File: design.v
`timescale 1ns / 1ps
module IIR2nd#(
    parameter DW = 20,FW = 15
)(
    input clk,rst_n,en,
    input signed [DW-1:0] din,
    output logic signed[DW-1:0] dout,
    input [31:0]index
);
    localparam logic signed[DW-1:0] GAIN =41;
    function automatic logic signed[DW-1:0] DEN(input [31:0] i);
        case (i)
        32'd0:  DEN = -65446;
        32'd1:  DEN = -65421;
        32'd2:  DEN = -65381;
        32'd3:  DEN = -65325;
        32'd4:  DEN = -65252;
        32'd5:  DEN = -65163;
        32'd6:  DEN = -65058;
        32'd7:  DEN = -64938;
        32'd8:  DEN = -64801;
        32'd9:  DEN = -64648;
        32'd10: DEN = -64479;
        32'd11: DEN = -64294;
        32'd12: DEN = -64094;
        32'd13: DEN = -63877;
        32'd14: DEN = -63645;
        32'd15: DEN = -63397;
        32'd16: DEN = -63134;
        32'd17: DEN = -62855;
        32'd18: DEN = -62560;
        32'd19: DEN = -62250;
        default: DEN = 0;
        endcase
    endfunction
    localparam logic signed [DW-1:0] NUM0 = 32768, NUM1 = 0, NUM2 = -32768;
    wire signed [DW-1:0] n0;
    wire signed [DW-1:0] n1;
    wire signed [DW-1:0] n2;
    wire signed [DW-1:0] d1;
    wire signed [DW-1:0] d2;
    wire signed [DW-1:0] g ;
    assign    n0      = (NUM0);
    assign    n1     = (NUM1);
    assign    n2     = (NUM2);
    assign    d1     = (DEN(index));
    assign    d2     = (32686);
    assign    g      = (GAIN);
    logic signed [DW-1:0]   z1,z0;
    wire signed [DW-1:0] pn0;
    wire signed [DW-1:0] pn1;
    wire signed [DW-1:0] pn2;
    wire signed [DW-1:0] o ;
    wire signed [DW-1:0] pd1;
    wire signed [DW-1:0] pd2;
    assign        pn0    = 
    (((DW-FW)+(DW-FW)+(FW)+(FW))'(din)*((DW-FW)+(DW-FW)+(FW)+(FW))'(n0))>>>((FW)+(FW)-(FW));
    assign        pn1    = 
    (((DW-FW)+(DW-FW)+(FW)+(FW))'(din)*((DW-FW)+(DW-FW)+(FW)+(FW))'(n1))>>>((FW)+(FW)-(FW));
    assign        pn2    = 
    (((DW-FW)+(DW-FW)+(FW)+(FW))'(din)*((DW-FW)+(DW-FW)+(FW)+(FW))'(n2))>>>((FW)+(FW)-(FW));
    assign        o     =z0 + pn0;
    assign        pd1    = 
    (((DW-FW)+(DW-FW)+(FW)+(FW))'(o)*((DW-FW)+(DW-FW)+(FW)+(FW))'(d1))>>>((FW)+(FW)-(FW));
    assign        pd2    = 
    (((DW-FW)+(DW-FW)+(FW)+(FW))'(o)*((DW-FW)+(DW-FW)+(FW)+(FW))'(d2))>>>((FW)+(FW)-(FW));
    always_ff @( posedge clk ) begin 
        if(!rst_n) begin
            z0<=0; z1<=0;dout<=0;
        end else begin
            z0<=pn1 + z1 - pd1;
            z1<=pn2 - pd2;
            dout<=
    (((DW-FW)+(DW-FW)+(FW)+(FW))'(o)*((DW-FW)+(DW-FW)+(FW)+(FW))'(g))>>>((FW)+(FW)-(FW));
        end
    end
endmodule
module IIR#(
    parameter DW = 16,EW = 4
)(
    input clk,rst_n,en,
    input signed [DW-1:0] din,
    output logic signed [DW-1:0] dout,
    input [31:0]index,
    output logic signed [DW+EW-1:0] dout_W
    );
    localparam W = DW + EW;
    logic signed [W-1:0] din_W;
    assign din_W = din;
    assign dout = dout_W;
    IIR2nd #(W,DW-1)IIR2nd_inst(
    clk,rst_n,en, din_W, dout_W,index
        );
endmodule
`timescale 1ns / 1ps
module IIR_v#(
    parameter DW = 16,FW = 15
)(
    input clk,rst_n,en,
    input signed [DW-1:0] din,
    output wire signed [DW-1:0] dout,
    input [31:0]index,
    output wire signed [DW+FW-1:0] dout_W
    );
    IIR#(
        DW,FW
    )IIR_inst(
        clk,rst_n,en,din,dout,index,dout_W
    );
endmodule
File: run.sh
#!/bin/bash
# the make line also repeats each setting of config.mk as NAME=value (left out here)
make -C /OpenROAD-flow-scripts/flow DESIGN_CONFIG=/design/flow/config.mk WORK_HOME=/design/flow/orfs CLKGATE_MAP_FILE= finish
File: config.mk
export PLATFORM = sky130hd
export DESIGN_NAME = IIR_v
export DESIGN_NICKNAME = IIR_v
export VERILOG_FILES = /design/flow/design.v
export SDC_FILE = /design/flow/constraint.sdc
export NUM_CORES = 4
export LEC_CHECK = 0
export ABC_AREA = 1
export CAP_MARGIN = 20
export CORE_MARGIN = 2
export CORE_UTILIZATION = 72
export CTS_CLUSTER_DIAMETER = 160
export CTS_CLUSTER_SIZE = 99
export SETUP_SLACK_MARGIN = 2.32
export SLEW_MARGIN = 20
export TNS_END_PERCENT = 5
File: constraint.sdc
create_clock -name core_clock -period 10.1 [get_ports {clk}]
set_input_delay 2.0200 -clock core_clock [delete_from_list [all_inputs] [get_ports {clk}]]
set_output_delay 2.0200 -clock core_clock [all_outputs]
set_load 0.01 [all_outputs]
==> reports/results.ini, run 1 <==
[status]
status = stopped before the end
haltStage = global routing
firstError = [ERROR GRT-0116] Global routing finished with congestion. Check the congestion regions in the DRC Viewer.

[floorplanning]
die-area_sq_mm = 0.0602
die_w_um = 245
rows = 88
fp.dieH_um = 245
initial_utilization_pct = 72.7
core_sq_mm = 0.0577
io_pins = 98

[logic_synthesis]
top_area_cell = fa_1
yosys.cell_types.count = 61
floorplan.nets = 6627
fa_ha_area_share_pct = 57.6
ys_seq_share_pct = 4.05
synthTopCellsByArea = fa_1 41%, ha_1 16%, inv_1 12%
synth_warnings = 1
ys_async_sr_fraction_pct = 0
post-synth-top-count-cell = inv_1
simple_gate_share_pct = 14.0
synthCells = 5161
netlist.area_leader.share_pct = 41.2
yosysCellCount = 5161
synth_flops = 85
syn_avg_cell_area_sq_um = 8.13
xor_area_share_pct = 2.35
top_logic_kind = adder cells
edf_count = 0
ys.flop_type = dfxtp_1
mux_area_share_pct = 0
post_synth_ao_oa_area_fraction_pct = 8.32
synthTopCellsByCount = 1,393 x inv_1, 864 x fa_1, 659 x nand2_1
syn-cell-area_sq_mm = 0.0420
synth-area-yosys_sq_mm = 0.0420

[cts]
cts_buffer_depth = 2
cts.sink_count = 85
root_buffer = clkbuf_16
htreeDepth = 3
cts_hold_buf = 0
numCtsBuffers = 9

[placed_design]
routabilityCongestion = 1.08
dp_hpwl_mm = 138
portBuffers = 96
placedInstanceArea_sq_mm = 0.0515

[grt]
track_usage_pct = 83.3
gr-total-overflow = 1059

==> layer usage <==
metal  GRT usage (%)  GRT overflow
met1            81.3            26
met2             100           678
met3            69.6            28
met4            83.5           318
met5            40.9             9
==> what timing repair did <==
item | in CTS
buffers inserted | 46
endpoints found under the setup margin | 62
resized | 435
pin swaps | 144
gates cloned | 1
==> through the flow <==
step,setup WS [ns],cells,util [%],hold WS (ns)
floorplan,-0.556,5161,-,0.516
global placement,-1.78,6904,89.3,0.526
detailed placement,-2.22,6904,89.3,0.566
CTS,-0.892,6967,93.7,0.576
==> inputs of run 2 (changes only) <==
- ABC_AREA: 1 -> default
- CAP_MARGIN: 20 -> 0
- CORE_UTILIZATION: 72 -> 48
- CTS_CLUSTER_DIAMETER: 160 -> 89
- CTS_CLUSTER_SIZE: 99 -> 56
- GPL_ROUTABILITY_DRIVEN: default -> 0
- GPL_TIMING_DRIVEN: default -> 0
- HOLD_SLACK_MARGIN: default -> -0.04
- MIN_ROUTING_LAYER: default -> met2
- PLACE_DENSITY: default -> 0.42
- SETUP_SLACK_MARGIN: 2.32 -> 1.19
- SLEW_MARGIN: 20 -> 10
- TNS_END_PERCENT: 5 -> 50
- clock period: 10.1 -> 11.3 ns (I/O delays scaled with it)
==> run 2 against run 1 <==
Now fails the layout checks on design-rule violations, negative setup slack; synthesized cell count shrank 16%; die size grew 41%; synthesized area down 5.8%.
==> reports/results.ini, run 2 <==
[status]
status = complete, but fails checks
so_faults = design-rule violations, negative setup slack

[placed_design]
dp_hpwl_mm = 101
portBuffers = 95
dp_cells = 5494

[hold_path]
hold_path_end = IIR_inst.IIR2nd_inst.z0[0]
holdCritStartpoint = IIR_inst.IIR2nd_inst.z1[0]
hold_class = reg -> reg
hold_depth = 3

[logic_synthesis]
synthTopCellsByCount = 1,177 x inv_1, 864 x fa_1, 551 x ha_1
synthTopCellsByArea = fa_1 44%, ha_1 17%, inv_1 11%
ys.flop_type = dfxtp_1
edf_count = 0
mux_area_share_pct = 0.336
syn-cell-area_sq_mm = 0.0395
xor_area_share_pct = 3.67
yosys.cell_types.count = 83
ys_async_sr_fraction_pct = 0
synth-area-yosys_sq_mm = 0.0395
synthCells = 4326
top_logic_kind = adder cells
yosysCellCount = 4326
synth_flops = 85
top_area_cell = fa_1
synth_warnings = 1
netlist.area_leader.share_pct = 43.8
post_synth_ao_oa_area_fraction_pct = 7.72
ys_seq_share_pct = 4.31
simple_gate_share_pct = 10.4
post-synth-top-count-cell = inv_1
fa_ha_area_share_pct = 61.2
floorplan.nets = 5792
syn_avg_cell_area_sq_um = 9.13

[grt]
grt_pass1_wl_mm = 194
grt_max_degree = 21
antenna_found_initial = 0
gr-total-overflow = 0
track_usage_pct = 45.9
grt_pass1_vias = 49200

[cts]
cts.clk_slew.worst_paths_ns = 0.07
cts_hold_buf = 0
numCtsBuffers = 9
cts_buffer_depth = 2
htreeDepth = 3
clock_latency_ns = 0.40
cts_tree = done
root_buffer = clkbuf_16
cts.sink_count = 85

[setup_path]
r2r_cells = 44
worst-path-buf-inv = 12
endpoint = IIR_inst.IIR2nd_inst.z0[30]
r2r_end = IIR_inst.IIR2nd_inst.z0[30]
cp.depth = 49
setup.worst_path.class = in -> reg
crit_path_end_kind = flip-flop
crit_start = din[3]
worst_path_max_delay_cell = fa_1
crit_fanout = 7
cpMostUsedCell = fa_1
crit_path_max_incr_delay_ns = 0.55
cp.required_ns = 11.58
crit_arrival_ns = 13.19
path_delay_family = adder cells
r2r-start = IIR_inst.IIR2nd_inst.z0[1]
rrSetupSlack_ns = 0
worstSetupStartpointType = input pin

[sta]
min_period_ns = 12.91
fmax_ghz = 0.0775
setup_violations = 40
worstMarginPinSlew_ns = 1.37
rsz0062_at_grt = yes
hold_viol_final = 0
maxSlewHeadroom_pct = 8.61
fin_crit_sh_pct = 114
maxSlewViolCount = 0
fin_tns_setup_ns = -31.24
finClkSkew_ns = 0.0113
setup_ws_ns = -1.61

[floorplanning]
core_sq_mm = 0.0818
fp.dieH_um = 291
io_pins = 98
initial_utilization_pct = 48.3
die_w_um = 291
die-area_sq_mm = 0.0846
rows = 105

[cells_and_area]
n_fill_cell = 7385
finalNonFillerCells = 5785
finalNetCount = 6171
synthToLayoutAreaGrowth_pct = 22.8

[detailed_routing]
vias_per_cell = 7.25
drt-total-wl_mm = 129
drt-initial-drc-count = 6231
wl_per_cell_um = 22.2
num_vias = 41900
ant_nets = 0
drc = 1
dr.pass1.iters = 53

[run]
drv_cap = 0
tool_warnings = 41

## run 2: metrics by stage
stage	hold WS [ns]	setup WS, ns	util, %	cell area [sq um]
2_1_floorplan	0.516	-0.967	-	40700
3_3_place_gp	0.571	-4.00	52.5	43000
3_5_place_dp	0.569	-3.96	52.7	43100
4_1_cts	0.598	-1.52	57.7	47200
5_1_grt	0.642	-1.94	59.3	48500
6_report	0.593	-1.61	59.3	48500
## run 2: area by class of cell
type                            instances  area (sq um)  area share, %
Multi-Input combinational cell       2964         36400           74.9
Inverter                             1185          4580           9.44
Timing Repair Buffer                  368          3440           7.10
Sequential cell                        85          1700           3.51
Tap cell                             1070          1340           2.76
Buffer                                 92           774           1.60
Clock buffer                            9           225          0.464
Clock inverter                          7           105          0.217
Antenna cell                            5          12.5         0.0258
## run 2: what timing repair did
item / 4_1_cts / 5_1_grt
pin swaps: 217 / 161
resized: 491 / 190
endpoints found under the setup margin: 68 / 60
cloned: 0 / 0
endpoints found under the hold margin: 0 / 0
setup buffers: 206 / 64
## run 2: metal layers
layer | vias up | global-route usage [%] | share of wire (%)
li1 | 13900 | - | -
met1 | 15700 | - | 0
met2 | 11100 | 51.1 | 47
met3 | 1146 | 65.3 | 42
met4 | 74 | 7.77 | 9.2
met5 | - | 22.7 | 1.5
==> inputs of run 3 (changes only) <==
- CAP_MARGIN: 0 -> 20
- CORE_UTILIZATION: 48 -> 58
- CTS_CLUSTER_DIAMETER: 89 -> default
- CTS_CLUSTER_SIZE: 56 -> default
- GPL_ROUTABILITY_DRIVEN: 0 -> default
- GPL_TIMING_DRIVEN: 0 -> default
- HOLD_SLACK_MARGIN: -0.04 -> default
- MIN_ROUTING_LAYER: met2 -> default
- PLACE_DENSITY: 0.42 -> default
- SETUP_SLACK_MARGIN: 1.19 -> default
- SLEW_MARGIN: 10 -> 20
- TNS_END_PERCENT: 50 -> default
- clock period: 11.3 -> 7.64 ns (I/O delays scaled with it)
==> run 3 against run 2 <==
Fails layout checks on negative setup slack; critical path depth grew 1; synthesized cell count is the same; routed wire length shrank 6.4%; non-clock buffer count grew 672; synthesized area is the same; hold slack gained 0.037 ns; first-iteration DRC count shrank 70%; worst setup slack lost 2.4 ns; register-to-register slack lost 3.1 ns; die size shrank 17%; core utilization grew 20 points.
==> reports/results.ini, run 3 <==
[logic_synthesis]
post_synth_ao_oa_area_fraction_pct = 7.72
mux_area_share_pct = 0.336
ys.flop_type = dfxtp_1
synthTopCellsByCount = 1,177 x inv_1, 864 x fa_1, 551 x ha_1
syn-cell-area_sq_mm = 0.0395
ys_seq_share_pct = 4.31
synth_warnings = 1
synth_flops = 85
top_logic_kind = adder cells
simple_gate_share_pct = 10.4
yosysCellCount = 4326
synthCells = 4326
post-synth-top-count-cell = inv_1
synth-area-yosys_sq_mm = 0.0395
ys_async_sr_fraction_pct = 0
edf_count = 0
floorplan.nets = 5792
synthTopCellsByArea = fa_1 44%, ha_1 17%, inv_1 11%
yosys.cell_types.count = 83
top_area_cell = fa_1
syn_avg_cell_area_sq_um = 9.13
netlist.area_leader.share_pct = 43.8
xor_area_share_pct = 3.67
fa_ha_area_share_pct = 61.2

[cells_and_area]
post-route-util_pct = 78.9
n_fill_cell = 4685
fin_area_sq_mm = 0.0531
layout.area.seq_sq_mm = 0.00170
finalNetCount = 6843
synthToLayoutAreaGrowth_pct = 34.3
comb_area_sq_mm = 0.0363
finalNonFillerCells = 6255

[floorplanning]
fp.dieH_um = 265
io_pins = 98
initial_utilization_pct = 58.7
die_w_um = 265
rows = 95
die-area_sq_mm = 0.0702
core_sq_mm = 0.0673

[setup_path]
worst_path_max_delay_cell = fa_1
crit_path_max_incr_delay_ns = 0.53
worstSetupStartpointType = input pin
worst-path-buf-inv = 12
r2r_end = IIR_inst.IIR2nd_inst.z0[30]
crit_start = din[12]
crit_fanout = 5
cp.depth = 50
path_delay_family = adder cells
r2r-start = IIR_inst.IIR2nd_inst.z0[0]
crit_path_end_kind = flip-flop
endpoint = IIR_inst.IIR2nd_inst.z0[30]
r2r_cells = 48
rrSetupSlack_ns = -3.06
crit_arrival_ns = 11.92
setup.worst_path.class = in -> reg
cp.required_ns = 7.91

[cts]
root_buffer = clkbuf_16
cts_buffer_depth = 2
cts_tree = done
clock_latency_ns = 0.39
cts.clk_slew.worst_paths_ns = 0.07
htreeDepth = 3
numCtsBuffers = 9
cts.sink_count = 85
cts_hold_buf = 0

[placed_design]
pre_cts_ws_ns = -5.07
placedInstanceArea_sq_mm = 0.0496
routabilityCongestion = 0.972
portBuffers = 96
dp_hpwl_mm = 103
dp_cells = 6143

[detailed_routing]
ant_nets = 0
top_layer_used = met5
dr.pass1.iters = 6
vias_per_cell = 5.27
antenna_cells = 0
wl_met3_mm = 6.51
drt-total-wl_mm = 120
drt-initial-drc-count = 1866
wl_met2_mm = 58.5
m1WireLength_mm = 50.1
wl_per_cell_um = 19.2
num_vias = 32900
drc = 0

[status]
so_faults = negative setup slack
status = complete, but fails checks

[sta]
rsz0062_at_grt = yes
hold_viol_final = 0
setup_ws_ns = -4.01
setup_violations = 67
worstMarginPinSlew_ns = 1.01
fin_crit_sh_pct = 153
fmax_ghz = 0.0858
finClkSkew_ns = 0.0194
min_period_ns = 11.65
maxSlewViolCount = 0
maxSlewHeadroom_pct = 32.5

[run]
tool_warnings = 41
drv_cap = 0

[grt]
track_usage_pct = 35.6
antenna_found_initial = 1
gr-total-overflow = 0
grt_max_degree = 71
grt_pass1_vias = 35400
grt_pass1_wl_mm = 192

[hold_path]
hold_path_end = IIR_inst.IIR2nd_inst.z0[0]
hold_class = reg -> reg
hold_depth = 3
holdCritStartpoint = IIR_inst.IIR2nd_inst.z1[0]

[run 3: what timing repair did]
item	4_1_cts	5_1_grt
buffers inserted	86	33
setup endpoints to repair	74	73
pin swaps	194	125
gates resized	404	117
[run 3: layer usage]
layer  vias up  GRT usage (%)
li1      15300              -
met1     16500           47.9
met2       874           59.8
met3       236           4.23
met4         2           12.6
met5         -              0
[run 3: area by class of cell]
class	count	share of cell area, %
multi-input combinational	2964	68.4
tap	873	2.06
inverter	1185	8.46
sequential	85	3.21
clock inverter	7	0.200
clock buffer	9	0.425
timing repair buffer	1132	17.2
[run 3: stage by stage]
stage / setup TNS, ns / hold slack, ns
finish: -180.79 / 0.630
global route: -203.63 / 0.660
CTS: -178.15 / 0.591
detailed placement: -256.56 / 0.549
global placement: -246.04 / 0.530
floorplan: -144.08 / 0.516
==> inputs of run 4 (changes only) <==
- ABC_AREA: default -> 1
- CORE_UTILIZATION: 58 -> 72
- CTS_CLUSTER_DIAMETER: default -> 206
- CTS_CLUSTER_SIZE: default -> 51
- PLACE_DENSITY_LB_ADDON: default -> 0.01
- SETUP_SLACK_MARGIN: default -> 2.14
- clock period: 7.64 -> 7.29 ns (I/O delays scaled with it)
==> run 4 against run 3 <==
The flow now stops in global routing; die size down 14%; synthesized area up 6.2%; synthesized cell count up 19%.
==> reports/results.ini, run 4 <==
[cts]
numCtsBuffers = 9
root_buffer = clkbuf_16
cts.sink_count = 85
htreeDepth = 3
cts_buffer_depth = 2

[logic_synthesis]
synth_warnings = 1
yosysCellCount = 5161
top_area_cell = fa_1
fa_ha_area_share_pct = 57.6
ys.flop_type = dfxtp_1
mux_area_share_pct = 0
netlist.area_leader.share_pct = 41.2
synthTopCellsByCount = 1,393 x inv_1, 864 x fa_1, 659 x nand2_1
floorplan.nets = 6627
edf_count = 0
syn-cell-area_sq_mm = 0.0420
synth_flops = 85
syn_avg_cell_area_sq_um = 8.13
simple_gate_share_pct = 14.0
ys_async_sr_fraction_pct = 0
post_synth_ao_oa_area_fraction_pct = 8.32
synthCells = 5161
post-synth-top-count-cell = inv_1
yosys.cell_types.count = 61
xor_area_share_pct = 2.35
ys_seq_share_pct = 4.05
synth-area-yosys_sq_mm = 0.0420
synthTopCellsByArea = fa_1 41%, ha_1 16%, inv_1 12%
top_logic_kind = adder cells

[floorplanning]
initial_utilization_pct = 72.7
fp.dieH_um = 245
rows = 88
core_sq_mm = 0.0577
die-area_sq_mm = 0.0602
io_pins = 98
die_w_um = 245

[status]
status = stopped before the end
haltStage = global routing
firstError = [ERROR GRT-0116] Global routing finished with congestion. Check the congestion regions in the DRC Viewer.

[grt]
gr-total-overflow = 1693
track_usage_pct = 93.5

[placed_design]
routabilityCongestion = 1.07
pre_cts_ws_ns = -4.58
dp_cells = 6935
portBuffers = 96
dp_hpwl_mm = 139

run 4: timing repair:
| item | CTS |
|---|---|
| hold endpoints to repair | 0 |
| gates resized | 671 |
| setup endpoints to repair | 85 |
| cloned | 3 |
| pin swaps | 236 |
| hold buffers | 0 |
| buffers inserted | 77 |
run 4: routing by layer:
metal	global-route usage (%)	overflow
met1	88.0	57
met2	107	998
met3	82.3	83
met4	103	539
met5	64.2	16
run 4: through the flow:
step           cell area, sq um  utilization (%)  hold slack [ns]
2_1_floorplan             42800                -            0.516
3_5_place_dp              52000             90.2            0.562
4_1_cts                   55900             96.8            0.596
3_3_place_gp              52000             90.2            0.541
==> inputs of run 5 (changes only) <==
- CAP_MARGIN: 20 -> 25
- CORE_ASPECT_RATIO: default -> 0.91
- CORE_UTILIZATION: 72 -> 21
- CTS_CLUSTER_DIAMETER: 206 -> default
- CTS_CLUSTER_SIZE: 51 -> 85
- GPL_ROUTABILITY_DRIVEN: default -> 0
- GPL_TIMING_DRIVEN: default -> 0
- MAX_ROUTING_LAYER: default -> met4
- PLACE_DENSITY_LB_ADDON: 0.01 -> 0.15
- SETUP_SLACK_MARGIN: 2.14 -> default
- clock period: 7.29 -> 21.5 ns (I/O delays scaled with it)
==> run 5 against run 4 <==
Now clean on timing, DRC and antenna; die size rose to 3.4 times the previous value; synthesized cell count unchanged; synthesized area stayed put.
==> reports/results.ini, run 5 <==
[grt]
grt_pass1_wl_mm = 230
gr-total-overflow = 0
grt_max_degree = 29
track_usage_pct = 15.8
antenna_found_initial = 6
grt_pass1_vias = 33500

[cells_and_area]
post-route-util_pct = 23.7
comb_area_sq_mm = 0.0348
finalNetCount = 6748
layout.area.seq_sq_mm = 0.00170
synthToLayoutAreaGrowth_pct = 12.1
finalNonFillerCells = 7895
fin_area_sq_mm = 0.0470
n_fill_cell = 22100

[setup_path]
cpMostUsedCell = fa_1
r2r_cells = 40
cp.required_ns = 21.75
crit_path_end_kind = flip-flop
setup.worst_path.class = in -> reg
endpoint = IIR_inst.IIR2nd_inst.z0[28]
crit_start = din[8]
cp.depth = 41
crit_arrival_ns = 17.51
rrSetupSlack_ns = 8.48
crit_fanout = 12
worstSetupStartpointType = input pin
worst_path_max_delay_cell = nor4_1
crit_path_max_incr_delay_ns = 0.88
r2r-start = IIR_inst.IIR2nd_inst.z0[8]
path_delay_family = adder cells
worst-path-buf-inv = 8
r2r_end = IIR_inst.IIR2nd_inst.z0[28]

[sta]
setup_violations = 0
setup_ws_ns = 4.24
fin_tns_setup_ns = 0
maxSlewViolCount = 0
hold_viol_final = 0
rsz0062_at_grt = no
maxSlewHeadroom_pct = 24.1
finClkSkew_ns = 0.0121
worstMarginPinSlew_ns = 1.13
fin_crit_sh_pct = 80.3
min_period_ns = 17.26
holdWs_ns = 0.538
fmax_ghz = 0.0579

[logic_synthesis]
synthTopCellsByArea = fa_1 41%, ha_1 16%, inv_1 12%
top_area_cell = fa_1
yosys.cell_types.count = 61
top_logic_kind = adder cells
floorplan.nets = 6627
synth_warnings = 1
netlist.area_leader.share_pct = 41.2
xor_area_share_pct = 2.35
edf_count = 0
synthTopCellsByCount = 1,393 x inv_1, 864 x fa_1, 659 x nand2_1
synthCells = 5161
yosysCellCount = 5161
ys_seq_share_pct = 4.05
syn-cell-area_sq_mm = 0.0420
ys_async_sr_fraction_pct = 0
post_synth_ao_oa_area_fraction_pct = 8.32
post-synth-top-count-cell = inv_1
simple_gate_share_pct = 14.0
fa_ha_area_share_pct = 57.6
mux_area_share_pct = 0
syn_avg_cell_area_sq_um = 8.13
synth_flops = 85
ys.flop_type = dfxtp_1
synth-area-yosys_sq_mm = 0.0420

[cts]
numCtsBuffers = 9
clock_latency_ns = 0.38
cts_tree = done
cts.clk_slew.worst_paths_ns = 0.07
htreeDepth = 3
cts.sink_count = 85
root_buffer = clkbuf_16
cts_buffer_depth = 2
cts_hold_buf = 0
cts_resized = 0
cts_setup_buffers = 0

[detailed_routing]
wl_per_cell_um = 19.7
vias_per_cell = 4.19
num_vias = 33100
drt-total-wl_mm = 155
drc = 0
dr.pass1.iters = 5
ant_nets = 0
drt-initial-drc-count = 2040

[placed_design]
portBuffers = 93
placedInstanceArea_sq_mm = 0.0467
dp_hpwl_mm = 141
pre_cts_ws_ns = 3.96
dp_cells = 7877

[floorplanning]
initial_utilization_pct = 21.1
rows = 156
io_pins = 98
die_w_um = 473
core_sq_mm = 0.199
fp.dieH_um = 430
die-area_sq_mm = 0.203

[hold_path]
holdCritStartpoint = IIR_inst.IIR2nd_inst.z1[0]
hold_class = reg -> reg
hold_depth = 3
hold_path_end = IIR_inst.IIR2nd_inst.z0[0]

[run]
drv_cap = 0
tool_warnings = 36

[status]
status = finished clean

## run 5: area by class of cell
type | instances | share of cell area (%)
Antenna cell | 1 | 0.00532
Buffer | 73 | 0.832
Clock buffer | 10 | 0.487
Clock inverter | 6 | 0.199
Inverter | 1417 | 11.3
Multi-Input combinational cell | 3586 | 74.0
Sequential cell | 85 | 3.62
Tap cell | 2607 | 6.93
Timing Repair Buffer | 110 | 2.62
## run 5: metal layers
layer  share of wire [%]  vias up  track usage, %
met5                   0        -               -
met4                 1.0        0            1.51
met3                 4.3       46            1.70
met2                  44      655            23.6
met1                  51    16600            23.7
li1                    -    15800               -
==> inputs of run 6 (changes only) <==
- ABC_AREA: 1 -> default
- CAP_MARGIN: 25 -> 20
- CORE_ASPECT_RATIO: 0.91 -> default
- CORE_UTILIZATION: 21 -> 66
- CTS_CLUSTER_SIZE: 85 -> 93
- GPL_ROUTABILITY_DRIVEN: 0 -> default
- GPL_TIMING_DRIVEN: 0 -> default
- MAX_ROUTING_LAYER: met4 -> default
- PLACE_DENSITY: default -> 0.4
- PLACE_DENSITY_LB_ADDON: 0.15 -> default
- clock period: 21.5 -> 7.38 ns (I/O delays scaled with it)
==> run 6 against run 5 <==
The flow now stops in global routing; synthesized area fell by 5.8%; die size fell by 70%; synthesized cell count is 16% lower.
==> reports/results.ini, run 6 <==
[placed_design]
portBuffers = 96
placedInstanceArea_sq_mm = 0.0494
pre_cts_ws_ns = -5.20
routabilityCongestion = 0.987
dp_hpwl_mm = 106

[logic_synthesis]
floorplan.nets = 5792
top_area_cell = fa_1
post_synth_ao_oa_area_fraction_pct = 7.72
ys.flop_type = dfxtp_1
netlist.area_leader.share_pct = 43.8
synthTopCellsByArea = fa_1 44%, ha_1 17%, inv_1 11%
ys_seq_share_pct = 4.31
synthTopCellsByCount = 1,177 x inv_1, 864 x fa_1, 551 x ha_1
yosys.cell_types.count = 83
synth_warnings = 1
syn_avg_cell_area_sq_um = 9.13
edf_count = 0
simple_gate_share_pct = 10.4
fa_ha_area_share_pct = 61.2
synth_flops = 85
synth-area-yosys_sq_mm = 0.0395
top_logic_kind = adder cells
xor_area_share_pct = 3.67
mux_area_share_pct = 0.336
synthCells = 4326
yosysCellCount = 4326
syn-cell-area_sq_mm = 0.0395
ys_async_sr_fraction_pct = 0
post-synth-top-count-cell = inv_1

[floorplanning]
rows = 89
io_pins = 98
die_w_um = 249
fp.dieH_um = 249
die-area_sq_mm = 0.0618
core_sq_mm = 0.0591
initial_utilization_pct = 66.8

[grt]
gr-total-overflow = 10
track_usage_pct = 75.3

[cts]
root_buffer = clkbuf_16
numCtsBuffers = 9
cts_buffer_depth = 2
cts.sink_count = 85
htreeDepth = 3

[status]
haltStage = global routing
firstError = [ERROR GRT-0232] Routing congestion too high. Check the congestion heatmap in the GUI.
status = stopped before the end

-- run 6: routing by layer --
metal	global-route usage (%)	GRT overflow
met1	74.1	0
met2	90.9	4
met3	63.8	1
met4	71.3	5
met5	41.4	0
-- run 6: per-stage QoR --
stage / hold WS, ns / cells
after detailed placement: 0.542 / 6032
after floorplan: 0.516 / 4326
after global placement: 0.541 / 6032
after CTS: 0.553 / 6147
-- run 6: what timing repair did --
action | 4_1_cts
setup endpoints to repair | 75
gates resized | 429
buffers inserted | 107
pin swaps | 257
hold buffers | 0
==> inputs of run 7 (changes only) <==
- CAP_MARGIN: 20 -> 5
- CORE_UTILIZATION: 66 -> 72
- CTS_CLUSTER_DIAMETER: default -> 360
- CTS_CLUSTER_SIZE: 93 -> default
- PLACE_DENSITY: 0.4 -> default
- SETUP_SLACK_MARGIN: default -> -0.39
- clock period: 7.38 -> 4.74 ns (I/O delays scaled with it)
==> run 7 against run 6 <==
The flow again stops in global routing; die size decreased by 8.2%; synthesized cell count unchanged; synthesized area unchanged.
==> reports/results.ini, run 7 <==
[logic_synthesis]
xor_area_share_pct = 3.67
mux_area_share_pct = 0.336
synth_warnings = 1
post_synth_ao_oa_area_fraction_pct = 7.72
fa_ha_area_share_pct = 61.2
synth_flops = 85
syn-cell-area_sq_mm = 0.0395
ys_async_sr_fraction_pct = 0
yosys.cell_types.count = 83
synthTopCellsByCount = 1,177 x inv_1, 864 x fa_1, 551 x ha_1
top_logic_kind = adder cells
synthCells = 4326
netlist.area_leader.share_pct = 43.8
top_area_cell = fa_1
ys.flop_type = dfxtp_1
synth-area-yosys_sq_mm = 0.0395
synthTopCellsByArea = fa_1 44%, ha_1 17%, inv_1 11%
edf_count = 0
ys_seq_share_pct = 4.31
post-synth-top-count-cell = inv_1
simple_gate_share_pct = 10.4
floorplan.nets = 5792
yosysCellCount = 4326
syn_avg_cell_area_sq_um = 9.13

[floorplanning]
rows = 85
fp.dieH_um = 238
core_sq_mm = 0.0540
die_w_um = 238
die-area_sq_mm = 0.0568
initial_utilization_pct = 73.1
io_pins = 98

[grt]
gr-total-overflow = 3209
track_usage_pct = 93.5

[placed_design]
routabilityCongestion = 0.984
dp_hpwl_mm = 121
dp_cells = 5986
portBuffers = 96
pre_cts_ws_ns = -7.74

[status]
haltStage = global routing
status = stopped before the end
firstError = [ERROR GRT-0116] Global routing finished with congestion. Check the congestion regions in the DRC Viewer.

[cts]
htreeDepth = 3
cts_hold_buf = 0
cts.sink_count = 85
numCtsBuffers = 9
cts_buffer_depth = 2
root_buffer = clkbuf_16

-- run 7: per-stage QoR --
step	cell area, sq um	utilization (%)	hold slack [ns]
after floorplan	40900	-	0.516
after global placement	49700	91.9	0.551
after detailed placement	49700	91.9	0.574
after CTS	51500	95.4	0.580
-- run 7: repair_timing --
item	4_1_cts
gates resized	279
hold endpoints to repair	0
setup buffers	59
endpoints found under the setup margin	85
pin swaps	167
-- run 7: layer usage --
layer,track usage (%),overflow
met5,75.9,41
met4,86.1,650
met3,87.6,366
met2,105,1544
met1,91.9,608
==> inputs of run 8 (changes only) <==
- CAP_MARGIN: 5 -> 20
- CTS_CLUSTER_DIAMETER: 360 -> default
- CTS_CLUSTER_SIZE: default -> 51
- HOLD_SLACK_MARGIN: default -> -0.04
- PLACE_DENSITY_LB_ADDON: default -> 0.01
- SETUP_SLACK_MARGIN: -0.39 -> 2.01
- clock period: 4.74 -> 6.95 ns (I/O delays scaled with it)
==> run 8 against run 7 <==
The run fails in clock tree synthesis; synthesized area unchanged; synthesized cell count unchanged; die size unchanged.
==> reports/results.ini, run 8 <==
[floorplanning]
die-area_sq_mm = 0.0568
die_w_um = 238
io_pins = 98
initial_utilization_pct = 73.1
core_sq_mm = 0.0540
rows = 85
fp.dieH_um = 238

[logic_synthesis]
syn_avg_cell_area_sq_um = 9.13
floorplan.nets = 5792
syn-cell-area_sq_mm = 0.0395
synth-area-yosys_sq_mm = 0.0395
synth_flops = 85
netlist.area_leader.share_pct = 43.8
mux_area_share_pct = 0.336
synthTopCellsByCount = 1,177 x inv_1, 864 x fa_1, 551 x ha_1
post-synth-top-count-cell = inv_1
yosys.cell_types.count = 83
xor_area_share_pct = 3.67
top_area_cell = fa_1
yosysCellCount = 4326
edf_count = 0
ys_seq_share_pct = 4.31
simple_gate_share_pct = 10.4
ys.flop_type = dfxtp_1
post_synth_ao_oa_area_fraction_pct = 7.72
fa_ha_area_share_pct = 61.2
top_logic_kind = adder cells
synthTopCellsByArea = fa_1 44%, ha_1 17%, inv_1 11%
synthCells = 4326
synth_warnings = 1
ys_async_sr_fraction_pct = 0

[placed_design]
routabilityCongestion = 1.02
dp_hpwl_mm = 125
pre_cts_ws_ns = -5.88
portBuffers = 96

[status]
haltStage = clock tree synthesis
status = stopped before the end
firstError = [ERROR DPL-0033] detailed placement checks failed during check placement.

[run 8: per-stage QoR]
step	TNS [ns]	utilization [%]	instance area (sq um)	std cells
floorplan	-178.31	-	40900	4326
detailed placement	-303.41	91.8	49600	5979
global placement	-269.44	91.8	49600	5979
==> inputs of run 9 (changes only) <==
- ABC_AREA: default -> 0
- CAP_MARGIN: 20 -> 25
- CORE_ASPECT_RATIO: default -> 0.91
- CORE_UTILIZATION: 72 -> 58
- CTS_CLUSTER_SIZE: 51 -> 85
- GPL_ROUTABILITY_DRIVEN: default -> 1
- GPL_TIMING_DRIVEN: default -> 1
- HOLD_SLACK_MARGIN: -0.04 -> default
- PLACE_DENSITY_LB_ADDON: 0.01 -> 0.15
- SETUP_SLACK_MARGIN: 2.01 -> 1.37
- clock period: 6.95 -> 12.5 ns (I/O delays scaled with it)
==> run 9 against run 8 <==
The layout now fails its checks (negative setup slack); die size up 24%; synthesized cell count unchanged; synthesized area unchanged.
==> reports/results.ini, run 9 <==
[logic_synthesis]
synth_warnings = 1
ys_async_sr_fraction_pct = 0
synthTopCellsByArea = fa_1 44%, ha_1 17%, inv_1 11%
netlist.area_leader.share_pct = 43.8
mux_area_share_pct = 0.336
synth_flops = 85
post-synth-top-count-cell = inv_1
syn_avg_cell_area_sq_um = 9.13
ys_seq_share_pct = 4.31
edf_count = 0
top_logic_kind = adder cells
synthCells = 4326
synth-area-yosys_sq_mm = 0.0395
yosys.cell_types.count = 83
xor_area_share_pct = 3.67
fa_ha_area_share_pct = 61.2
floorplan.nets = 5792
synthTopCellsByCount = 1,177 x inv_1, 864 x fa_1, 551 x ha_1
post_synth_ao_oa_area_fraction_pct = 7.72
ys.flop_type = dfxtp_1
top_area_cell = fa_1
simple_gate_share_pct = 10.4
yosysCellCount = 4326
syn-cell-area_sq_mm = 0.0395

[detailed_routing]
dr.pass1.iters = 5
antenna_cells = 0
top_layer_used = met5
m1WireLength_mm = 49.3
ant_nets = 0
drt-total-wl_mm = 118
vias_per_cell = 5.31
wl_met3_mm = 7.92
wl_per_cell_um = 19.1
num_vias = 32900
drt-initial-drc-count = 2015
wl_met2_mm = 56.4
drc = 0

[hold_path]
hold_path_end = IIR_inst.IIR2nd_inst.z0[0]
hold_depth = 3
hold_class = reg -> reg
holdCritStartpoint = IIR_inst.IIR2nd_inst.z1[0]

[sta]
setup_ws_ns = -0.392
rsz0062_at_grt = yes
fmax_ghz = 0.0776
finClkSkew_ns = 0.0215
hold_viol_final = 0
min_period_ns = 12.89
setup_violations = 8
maxSlewViolCount = 0
worstMarginPinSlew_ns = 0.913
fin_crit_sh_pct = 103
maxSlewHeadroom_pct = 38.6
holdWs_ns = 0.609

[grt]
grt_pass1_vias = 34300
grt_max_degree = 44
track_usage_pct = 33.8
gr-total-overflow = 0
antenna_found_initial = 1
grt_pass1_wl_mm = 184

[floorplanning]
fp.dieH_um = 253
die-area_sq_mm = 0.0702
die_w_um = 278
io_pins = 98
rows = 91
core_sq_mm = 0.0676
initial_utilization_pct = 58.4

[setup_path]
cp.depth = 48
worstSetupStartpointType = input pin
worst_path_max_delay_cell = fa_1
crit_arrival_ns = 13.16
setup.worst_path.class = in -> reg
cp.required_ns = 12.77
worst-path-buf-inv = 10
rrSetupSlack_ns = 1.52
r2r_end = IIR_inst.IIR2nd_inst.z0[30]
crit_path_end_kind = flip-flop
path_delay_family = adder cells
crit_path_max_incr_delay_ns = 0.54
crit_fanout = 3
r2r_cells = 47
endpoint = IIR_inst.IIR2nd_inst.z0[30]
crit_start = din[13]
cpMostUsedCell = fa_1
r2r-start = IIR_inst.IIR2nd_inst.z0[1]

[placed_design]
dp_hpwl_mm = 98.7
dp_cells = 6070
placedInstanceArea_sq_mm = 0.0489
routabilityCongestion = 0.949
portBuffers = 96

[cells_and_area]
n_fill_cell = 4442
synthToLayoutAreaGrowth_pct = 32.6
finalNonFillerCells = 6191
fin_area_sq_mm = 0.0524
finalNetCount = 6769

[cts]
cts_buffer_depth = 2
cts.clk_slew.worst_paths_ns = 0.07
cts_hold_buf = 0
cts_tree = done
htreeDepth = 3
clock_latency_ns = 0.39
root_buffer = clkbuf_16
cts.sink_count = 85
numCtsBuffers = 9

[run]
drv_cap = 0
tool_warnings = 39

[status]
so_faults = negative setup slack
status = complete, but fails checks

run 9: what timing repair did:
| item | in CTS | in global routing |
|---|---|---|
| endpoints found under the setup margin | 54 | 52 |
| buffers inserted | 51 | 54 |
| pin swaps | 168 | 188 |
| gates resized | 275 | 274 |
run 9: layout make-up:
type	instances	area, sq um	share of cell area [%]
inverters	1185	4490	8.56
clock buffers	9	225	0.430
clock inverters	7	105	0.201
flip-flops and latches	85	1700	3.25
well taps	883	1100	2.11
repair buffers	1058	8610	16.4
multi-input cells	2964	36200	69.0
run 9: stage by stage:
step / utilization [%] / worst slack (ns) / TNS (ns)
after floorplan: - / -0.00652 / -0.00652
after global placement: 72.2 / -1.20 / -20.13
after detailed placement: 72.2 / -1.36 / -25.27
after CTS: 75.0 / -0.291 / -0.630
after global routing: 77.5 / -0.681 / -6.51
final: 77.5 / -0.392 / -2.00
run 9: routing by layer:
layer | vias up | track usage [%]
met5 | - | 0
met1 | 16500 | 46.0
met3 | 225 | 6.47
li1 | 15200 | -
met4 | 2 | 10.8
met2 | 970 | 55.1
==> inputs of run 10 (changes only) <==
- ABC_AREA: 0 -> default
- CAP_MARGIN: 25 -> 20
- CORE_ASPECT_RATIO: 0.91 -> default
- CORE_UTILIZATION: 58 -> 72
- CTS_CLUSTER_DIAMETER: default -> 147
- CTS_CLUSTER_SIZE: 85 -> 99
- GPL_ROUTABILITY_DRIVEN: 1 -> default
- GPL_TIMING_DRIVEN: 1 -> default
- PLACE_DENSITY_LB_ADDON: 0.15 -> default
- SETUP_SLACK_MARGIN: 1.37 -> 5.0
- TNS_END_PERCENT: default -> 5
- clock period: 12.5 -> 17.4 ns (I/O delays scaled with it)
==> run 10 against run 9 <==
Now clean on timing, DRC and antenna; core utilization is 5.2 points higher; synthesized area stayed put; routed wire length is 9.2% lower; register-to-register slack better by 4.6 ns; critical path depth stayed put; sequential share of layout area is 0.56 points higher; design area is 15% lower; critical endpoint unchanged; largest cell class unchanged.
==> reports/results.ini, run 10 <==
[logic_synthesis]
syn-cell-area_sq_mm = 0.0395
fa_ha_area_share_pct = 61.2
synth_flops = 85
synthCells = 4326
ys_seq_share_pct = 4.31
yosysCellCount = 4326
syn_avg_cell_area_sq_um = 9.13
synthTopCellsByCount = 1,177 x inv_1, 864 x fa_1, 551 x ha_1
synthTopCellsByArea = fa_1 44%, ha_1 17%, inv_1 11%
top_logic_kind = adder cells
netlist.area_leader.share_pct = 43.8
synth-area-yosys_sq_mm = 0.0395
edf_count = 0
floorplan.nets = 5792
top_area_cell = fa_1
mux_area_share_pct = 0.336
yosys.cell_types.count = 83
ys_async_sr_fraction_pct = 0
simple_gate_share_pct = 10.4
synth_warnings = 1
post_synth_ao_oa_area_fraction_pct = 7.72
post-synth-top-count-cell = inv_1
ys.flop_type = dfxtp_1
xor_area_share_pct = 3.67

[sta]
setup_ws_ns = 3.27
fin_crit_sh_pct = 81.2
hold_viol_final = 0
fin_tns_setup_ns = 0
worstMarginPinSlew_ns = 0.957
setup_violations = 0
min_period_ns = 14.13
maxSlewHeadroom_pct = 36.2
maxSlewViolCount = 0
fmax_ghz = 0.0707
rsz0062_at_grt = yes
holdWs_ns = 0.585
finClkSkew_ns = 0.0167

[setup_path]
path_delay_family = adder cells
rrSetupSlack_ns = 6.11
crit_arrival_ns = 14.40
cp.depth = 48
setup.worst_path.class = in -> reg
endpoint = IIR_inst.IIR2nd_inst.z0[30]
crit_path_max_incr_delay_ns = 0.57
r2r_cells = 48
crit_path_end_kind = flip-flop
worstSetupStartpointType = input pin
cp.required_ns = 17.67
crit_start = din[10]
worst_path_max_delay_cell = fa_1
crit_fanout = 4
r2r_end = IIR_inst.IIR2nd_inst.z0[30]
worst-path-buf-inv = 10
cpMostUsedCell = fa_1
r2r-start = IIR_inst.IIR2nd_inst.z0[1]

[detailed_routing]
ant_nets = 0
vias_per_cell = 5.80
wl_per_cell_um = 20.5
num_vias = 30500
drt-total-wl_mm = 108
drt-initial-drc-count = 2602
drc = 0
dr.pass1.iters = 6

[cells_and_area]
finalNetCount = 6011
synthToLayoutAreaGrowth_pct = 13.1

[placed_design]
routabilityCongestion = 0.984
portBuffers = 96
pre_cts_ws_ns = 1.34
dp_hpwl_mm = 86.1

[cts]
htreeDepth = 3
cts.clk_slew.worst_paths_ns = 0.08
root_buffer = clkbuf_16
numCtsBuffers = 9
cts_buffer_depth = 2
cts_tree = done
cts.sink_count = 85
clock_latency_ns = 0.38

[floorplanning]
die-area_sq_mm = 0.0568
initial_utilization_pct = 73.1
die_w_um = 238
io_pins = 98
core_sq_mm = 0.0540
rows = 85
fp.dieH_um = 238

[run]
tool_warnings = 41
drv_cap = 0

[grt]
grt_max_degree = 71
antenna_found_initial = 1
grt_pass1_vias = 31600
track_usage_pct = 39.1
gr-total-overflow = 0
grt_pass1_wl_mm = 170

[hold_path]
hold_class = reg -> reg
holdCritStartpoint = IIR_inst.IIR2nd_inst.z1[0]
hold_path_end = IIR_inst.IIR2nd_inst.z0[0]
hold_depth = 3

[status]
status = finished clean

-- run 10: layout make-up --
cell class / count / area, sq um
inverter: 1185 / 4530
fill: 3398 / 9350
clock buffer: 9 / 225
antenna: 1 / 2.50
multi-input combinational: 2964 / 34600
tap: 696 / 871
timing repair buffer: 300 / 2650
sequential: 85 / 1700
clock inverter: 7 / 80.1
-- run 10: metrics by stage --
step                      cell area, sq um  utilization [%]  instances
after global routing                 44700             82.7       5246
after global placement               41700             77.2       5068
after floorplan                      40000                -       4326
after detailed placement             41700             77.2       5068
final                                44700             82.7       5247
after CTS                            44100             81.6       5210
-- run 10: what timing repair did --
| item | 4_1_cts | 5_1_grt |
|---|---|---|
| pin swaps | 109 | 82 |
| gates resized | 249 | 110 |
| cloned | 0 | 0 |
| hold endpoints to repair | 0 | 0 |
| hold buffers | 0 | 0 |
| endpoints found under the setup margin | 57 | 51 |
| buffers inserted | 126 | 36 |
-- run 10: metal layers --
| metal | up-vias | track usage, % | wire length (um) |
|---|---|---|---|
| li1 | 13600 | - | - |
| met1 | 15100 | 52.6 | 41700 |
| met4 | 0 | 19.7 | 6640 |
| met5 | - | 0 | 0 |
| met2 | 1355 | 61.3 | 49700 |
| met3 | 379 | 7.51 | 9470 |
==> inputs of run 11 (changes only) <==
- ABC_AREA: default -> 1
- CAP_MARGIN: 20 -> 25
- CELL_PAD_IN_SITES_GLOBAL_PLACEMENT: default -> 3
- CORE_ASPECT_RATIO: default -> 0.91
- CORE_UTILIZATION: 72 -> 21
- CTS_CLUSTER_DIAMETER: 147 -> 376
- CTS_CLUSTER_SIZE: 99 -> 85
- GPL_ROUTABILITY_DRIVEN: default -> 1
- GPL_TIMING_DRIVEN: default -> 1
- MAX_ROUTING_LAYER: default -> met4
- PLACE_DENSITY_LB_ADDON: default -> 0.15
- SETUP_SLACK_MARGIN: 5.0 -> default
- SLEW_MARGIN: 20 -> 25
- TNS_END_PERCENT: 5 -> 95
- clock period: 17.4 -> 13.6 ns (I/O delays scaled with it)
==> run 11 against run 10 <==
Register-to-register slack lost 3.1 ns; die size grew to 3.6 times the previous value; global-route usage fell by 21 points; clock skew about the same; sequential share of layout area shrank 0.44 points; worst setup slack got worse by 2.7 ns; via count grew 11%; critical path type unchanged; critical endpoint is now IIR_inst.IIR2nd_inst.z1[23]; largest cell class unchanged; highest routed layer unchanged.
==> reports/results.ini, run 11 <==
[logic_synthesis]
yosysCellCount = 5161
top_area_cell = fa_1
synth_warnings = 1
synth-area-yosys_sq_mm = 0.0420
ys_seq_share_pct = 4.05
edf_count = 0
post_synth_ao_oa_area_fraction_pct = 8.32
netlist.area_leader.share_pct = 41.2
ys_async_sr_fraction_pct = 0
yosys.cell_types.count = 61
synthCells = 5161
syn_avg_cell_area_sq_um = 8.13
simple_gate_share_pct = 14.0
top_logic_kind = adder cells
xor_area_share_pct = 2.35
synth_flops = 85
floorplan.nets = 6627
fa_ha_area_share_pct = 57.6
post-synth-top-count-cell = inv_1
ys.flop_type = dfxtp_1
synthTopCellsByArea = fa_1 41%, ha_1 16%, inv_1 12%
mux_area_share_pct = 0
synthTopCellsByCount = 1,393 x inv_1, 864 x fa_1, 659 x nand2_1
syn-cell-area_sq_mm = 0.0420

[floorplanning]
die_w_um = 473
core_sq_mm = 0.199
fp.dieH_um = 430
rows = 156
initial_utilization_pct = 21.1
io_pins = 98
die-area_sq_mm = 0.203

[cts]
cts_buffer_depth = 2
clock_latency_ns = 0.42
cts.clk_slew.worst_paths_ns = 0.08
cts.sink_count = 85
root_buffer = clkbuf_16
cts_hold_buf = 0
numCtsBuffers = 9
htreeDepth = 3
cts_tree = done

[setup_path]
cp.depth = 47
cp.required_ns = 13.95
crit_arrival_ns = 13.39
r2r-start = IIR_inst.IIR2nd_inst.z0[0]
worst-path-buf-inv = 16
crit_path_max_incr_delay_ns = 0.54
r2r_cells = 46
worst_path_max_delay_cell = fa_1
crit_path_end_kind = flip-flop
crit_fanout = 5
cpMostUsedCell = inv_1
crit_start = din[0]
endpoint = IIR_inst.IIR2nd_inst.z1[23]
path_delay_family = adder cells
rrSetupSlack_ns = 3.05
setup.worst_path.class = in -> reg
worstSetupStartpointType = input pin
r2r_end = IIR_inst.IIR2nd_inst.z1[23]

[detailed_routing]
drc = 0
vias_per_cell = 4.05
drt-initial-drc-count = 1826
num_vias = 33900
drt-total-wl_mm = 172
ant_nets = 0
wl_per_cell_um = 20.6
dr.pass1.iters = 5

[cells_and_area]
fin_area_sq_mm = 0.0505
synthToLayoutAreaGrowth_pct = 20.4
post-route-util_pct = 25.4
finalNetCount = 7215
n_fill_cell = 22000

[sta]
maxSlewViolCount = 0
worstMarginPinSlew_ns = 1.19
fin_crit_sh_pct = 95.9
hold_viol_final = 0
fmax_ghz = 0.0767
min_period_ns = 13.04
finClkSkew_ns = 0.0162
setup_violations = 0
maxSlewHeadroom_pct = 19.9

[placed_design]
placedInstanceArea_sq_mm = 0.0501
routabilityCongestion = 0.844
dp_hpwl_mm = 156
portBuffers = 96

[hold_path]
hold_depth = 3
holdCritStartpoint = IIR_inst.IIR2nd_inst.z1[0]
hold_path_end = IIR_inst.IIR2nd_inst.z0[0]
hold_class = reg -> reg

[grt]
track_usage_pct = 17.8
grt_pass1_vias = 35700
antenna_found_initial = 4
gr-total-overflow = 0
grt_pass1_wl_mm = 254
grt_max_degree = 65

[run]
drv_cap = 0
tool_warnings = 36

[status]
status = finished clean

==> run 11: final cells by class <==
type	count	area, sq um	share of cell area [%]
Tap cell	2607	3260	6.46
Antenna cell	3	7.51	0.0149
Timing Repair Buffer	650	5230	10.4
Clock inverter	7	66.3	0.131
Multi-Input combinational cell	3586	34700	68.7
Clock buffer	9	225	0.446
Sequential cell	85	1700	3.37
Inverter	1417	5320	10.5
==> run 11: per-layer routing <==
layer | track usage (%) | up-vias | wire length, um
li1 | - | 16700 | -
met1 | 27.8 | 16700 | 94000
met2 | 25.3 | 414 | 72100
met3 | 1.76 | 43 | 5000
met4 | 1.63 | 0 | 1220
met5 | - | - | 0
==> run 11: per-stage QoR <==
stage               hold slack [ns]  cells  TNS (ns)  setup WS (ns)
global placement              0.544   8343    -0.596         -0.214
global route                  0.615   8361   -0.0311        -0.0185
CTS                           0.564   8359         0          0.377
detailed placement            0.552   8343    -0.139        -0.0524
floorplan                     0.516   5161         0           1.54
finish                        0.560   8364         0          0.560
==> run 11: repair_timing <==
action	4_1_cts	5_1_grt
endpoints found under the setup margin	0	22
buffers inserted	0	2
hold endpoints to repair	0	0
gates resized	0	18
==> inputs of run 12 (changes only) <==
- ABC_AREA: 1 -> default
- CAP_MARGIN: 25 -> 20
- CELL_PAD_IN_SITES_GLOBAL_PLACEMENT: 3 -> default
- CORE_ASPECT_RATIO: 0.91 -> default
- CORE_UTILIZATION: 21 -> 72
- CTS_CLUSTER_DIAMETER: 376 -> default
- CTS_CLUSTER_SIZE: 85 -> 58
- GPL_ROUTABILITY_DRIVEN: 1 -> default
- GPL_TIMING_DRIVEN: 1 -> default
- PLACE_DENSITY_LB_ADDON: 0.15 -> 0.22
- SLEW_MARGIN: 25 -> 20
- TNS_END_PERCENT: 95 -> default
- clock period: 13.6 -> 12.8 ns (I/O delays scaled with it)
==> run 12 against run 11 <==
The flow now stops in global routing; synthesized area decreased by 5.8%; synthesized cell count fell by 16%; die size is 72% lower.
==> reports/results.ini, run 12 <==
[placed_design]
placedInstanceArea_sq_mm = 0.0476
dp_hpwl_mm = 109
pre_cts_ws_ns = -1.41
dp_cells = 5860
routabilityCongestion = 1.04
portBuffers = 96

[floorplanning]
fp.dieH_um = 238
die-area_sq_mm = 0.0568
die_w_um = 238
core_sq_mm = 0.0540
io_pins = 98
initial_utilization_pct = 73.1
rows = 85

[cts]
cts.sink_count = 85
numCtsBuffers = 9
root_buffer = clkbuf_16
htreeDepth = 3
cts_buffer_depth = 2

[logic_synthesis]
xor_area_share_pct = 3.67
top_logic_kind = adder cells
yosysCellCount = 4326
yosys.cell_types.count = 83
ys.flop_type = dfxtp_1
synth-area-yosys_sq_mm = 0.0395
fa_ha_area_share_pct = 61.2
mux_area_share_pct = 0.336
syn-cell-area_sq_mm = 0.0395
synthTopCellsByArea = fa_1 44%, ha_1 17%, inv_1 11%
synthTopCellsByCount = 1,177 x inv_1, 864 x fa_1, 551 x ha_1
floorplan.nets = 5792
edf_count = 0
simple_gate_share_pct = 10.4
ys_async_sr_fraction_pct = 0
top_area_cell = fa_1
netlist.area_leader.share_pct = 43.8
post_synth_ao_oa_area_fraction_pct = 7.72
synth_flops = 85
synth_warnings = 1
syn_avg_cell_area_sq_um = 9.13
ys_seq_share_pct = 4.31
synthCells = 4326
post-synth-top-count-cell = inv_1

[grt]
track_usage_pct = 88.7
gr-total-overflow = 777

[status]
firstError = [ERROR GRT-0232] Routing congestion too high. Check the congestion heatmap in the GUI.
haltStage = global routing
status = stopped before the end

[run 12: repair_timing]
action,4_1_cts
setup buffers,34
pin swaps,102
hold buffers,0
endpoints found under the setup margin,33
gates resized,206
[run 12: layer usage]
metal / track usage [%] / overflow
met1: 84.3 / 14
met2: 101 / 522
met3: 76.3 / 16
met4: 92.7 / 225
met5: - / -
[run 12: per-stage QoR]
step / util (%) / TNS (ns) / hold WS (ns)
2_1_floorplan: - / 0 / 0.516
3_5_place_dp: 88.1 / -26.56 / 0.526
4_1_cts: 90.5 / -1.24 / 0.537
3_3_place_gp: 88.1 / -14.52 / 0.526
==> inputs of run 13 (changes only) <==
- ABC_AREA: default -> 1
- CAP_MARGIN: 20 -> 25
- CORE_ASPECT_RATIO: default -> 0.91
- CTS_CLUSTER_DIAMETER: default -> 231
- CTS_CLUSTER_SIZE: 58 -> 48
- GPL_ROUTABILITY_DRIVEN: default -> 1
- GPL_TIMING_DRIVEN: default -> 1
- MAX_ROUTING_LAYER: met4 -> default
- PLACE_DENSITY_LB_ADDON: 0.22 -> 0.15
- SETUP_SLACK_MARGIN: default -> 1.37
- clock period: 12.8 -> 11.7 ns (I/O delays scaled with it)
==> run 13 against run 12 <==
The flow again stops in global routing; synthesized area grew 6.2%; synthesized cell count grew 19%; die size grew 6.1%.
==> reports/results.ini, run 13 <==
[floorplanning]
die-area_sq_mm = 0.0602
rows = 84
initial_utilization_pct = 72.7
fp.dieH_um = 234
io_pins = 98
die_w_um = 257
core_sq_mm = 0.0577

[placed_design]
placedInstanceArea_sq_mm = 0.0506
routabilityCongestion = 1.05
dp_hpwl_mm = 129
portBuffers = 96

[logic_synthesis]
synthCells = 5161
top_logic_kind = adder cells
yosys.cell_types.count = 61
mux_area_share_pct = 0
netlist.area_leader.share_pct = 41.2
ys_async_sr_fraction_pct = 0
post_synth_ao_oa_area_fraction_pct = 8.32
syn_avg_cell_area_sq_um = 8.13
xor_area_share_pct = 2.35
yosysCellCount = 5161
ys_seq_share_pct = 4.05
synth_flops = 85
syn-cell-area_sq_mm = 0.0420
top_area_cell = fa_1
floorplan.nets = 6627
edf_count = 0
synthTopCellsByArea = fa_1 41%, ha_1 16%, inv_1 12%
synth_warnings = 1
simple_gate_share_pct = 14.0
synthTopCellsByCount = 1,393 x inv_1, 864 x fa_1, 659 x nand2_1
fa_ha_area_share_pct = 57.6
post-synth-top-count-cell = inv_1
synth-area-yosys_sq_mm = 0.0420
ys.flop_type = dfxtp_1

[grt]
gr-total-overflow = 66
track_usage_pct = 73.0

[cts]
cts.sink_count = 85
numCtsBuffers = 9
cts_buffer_depth = 2
htreeDepth = 3
root_buffer = clkbuf_16
cts_hold_buf = 0

[status]
status = stopped before the end
firstError = [ERROR GRT-0116] Global routing finished with congestion. Check the congestion regions in the DRC Viewer.
haltStage = global routing

## run 13: routing by layer
metal,overflow,global-route usage [%]
met3,2,54.7
met4,28,71.2
met5,0,32.1
met1,2,74.0
met2,34,91.5
## run 13: stage by stage
stage | setup TNS [ns] | worst slack (ns) | instances
2_1_floorplan | 0 | 0.727 | 5161
3_3_place_gp | -12.24 | -0.681 | 6777
3_5_place_dp | -22.01 | -1.08 | 6777
4_1_cts | 0 | 0.345 | 6869
## run 13: timing repair
action,4_1_cts
endpoints found under the hold margin,0
pin swaps,182
setup endpoints to repair,57
setup buffers,76
resized,537
gates cloned,1
==> inputs of run 14 (changes only) <==
- CAP_MARGIN: 25 -> 10
- CORE_ASPECT_RATIO: 0.91 -> 0.84
- CTS_CLUSTER_DIAMETER: 231 -> 147
- CTS_CLUSTER_SIZE: 48 -> 99
- GPL_ROUTABILITY_DRIVEN: 1 -> default
- GPL_TIMING_DRIVEN: 1 -> default
- PLACE_DENSITY: default -> 0.38
- PLACE_DENSITY_LB_ADDON: 0.15 -> default
- SETUP_SLACK_MARGIN: 1.37 -> -0.81
- TNS_END_PERCENT: default -> 5
- clock period: 11.7 -> 8.18 ns (I/O delays scaled with it)
==> run 14 against run 13 <==
The flow again stops in global routing; synthesized area unchanged; die size hardly changed; synthesized cell count is the same.
==> reports/results.ini, run 14 <==
[status]
status = stopped before the end
haltStage = global routing
firstError = [ERROR GRT-0116] Global routing finished with congestion. Check the congestion regions in the DRC Viewer.

[floorplanning]
io_pins = 98
fp.dieH_um = 225
die-area_sq_mm = 0.0602
initial_utilization_pct = 72.5
die_w_um = 267
core_sq_mm = 0.0579
rows = 81

[grt]
gr-total-overflow = 10
track_usage_pct = 76.0

[logic_synthesis]
post_synth_ao_oa_area_fraction_pct = 8.32
synthTopCellsByArea = fa_1 41%, ha_1 16%, inv_1 12%
synth_flops = 85
yosys.cell_types.count = 61
top_area_cell = fa_1
edf_count = 0
synth-area-yosys_sq_mm = 0.0420
mux_area_share_pct = 0
top_logic_kind = adder cells
simple_gate_share_pct = 14.0
syn-cell-area_sq_mm = 0.0420
ys_async_sr_fraction_pct = 0
netlist.area_leader.share_pct = 41.2
ys.flop_type = dfxtp_1
floorplan.nets = 6627
syn_avg_cell_area_sq_um = 8.13
synth_warnings = 1
synthTopCellsByCount = 1,393 x inv_1, 864 x fa_1, 659 x nand2_1
post-synth-top-count-cell = inv_1
yosysCellCount = 5161
xor_area_share_pct = 2.35
fa_ha_area_share_pct = 57.6
ys_seq_share_pct = 4.05
synthCells = 5161

[cts]
htreeDepth = 3
numCtsBuffers = 9
cts_buffer_depth = 2
cts.sink_count = 85
root_buffer = clkbuf_16

[placed_design]
placedInstanceArea_sq_mm = 0.0518
dp_hpwl_mm = 135
routabilityCongestion = 1.11
pre_cts_ws_ns = -3.86
portBuffers = 96

-- run 14: per-stage QoR --
| stage | util [%] | instances | hold WS (ns) | setup TNS (ns) |
|---|---|---|---|---|
| floorplan | - | 5161 | 0.516 | -82.76 |
| global placement | 89.5 | 6949 | 0.538 | -167.00 |
| detailed placement | 89.5 | 6949 | 0.624 | -184.47 |
| CTS | 93.5 | 7011 | 0.636 | -108.61 |
-- run 14: repair_timing --
item | CTS
hold buffers | 0
pin swaps | 124
endpoints found under the setup margin | 60
resized | 389
buffers inserted | 49
-- run 14: per-layer routing --
| layer | overflow | GRT usage, % |
|---|---|---|
| met3 | 0 | 62.9 |
| met1 | 0 | 77.6 |
| met2 | 5 | 91.1 |
| met5 | 0 | 27.7 |
| met4 | 5 | 72.2 |
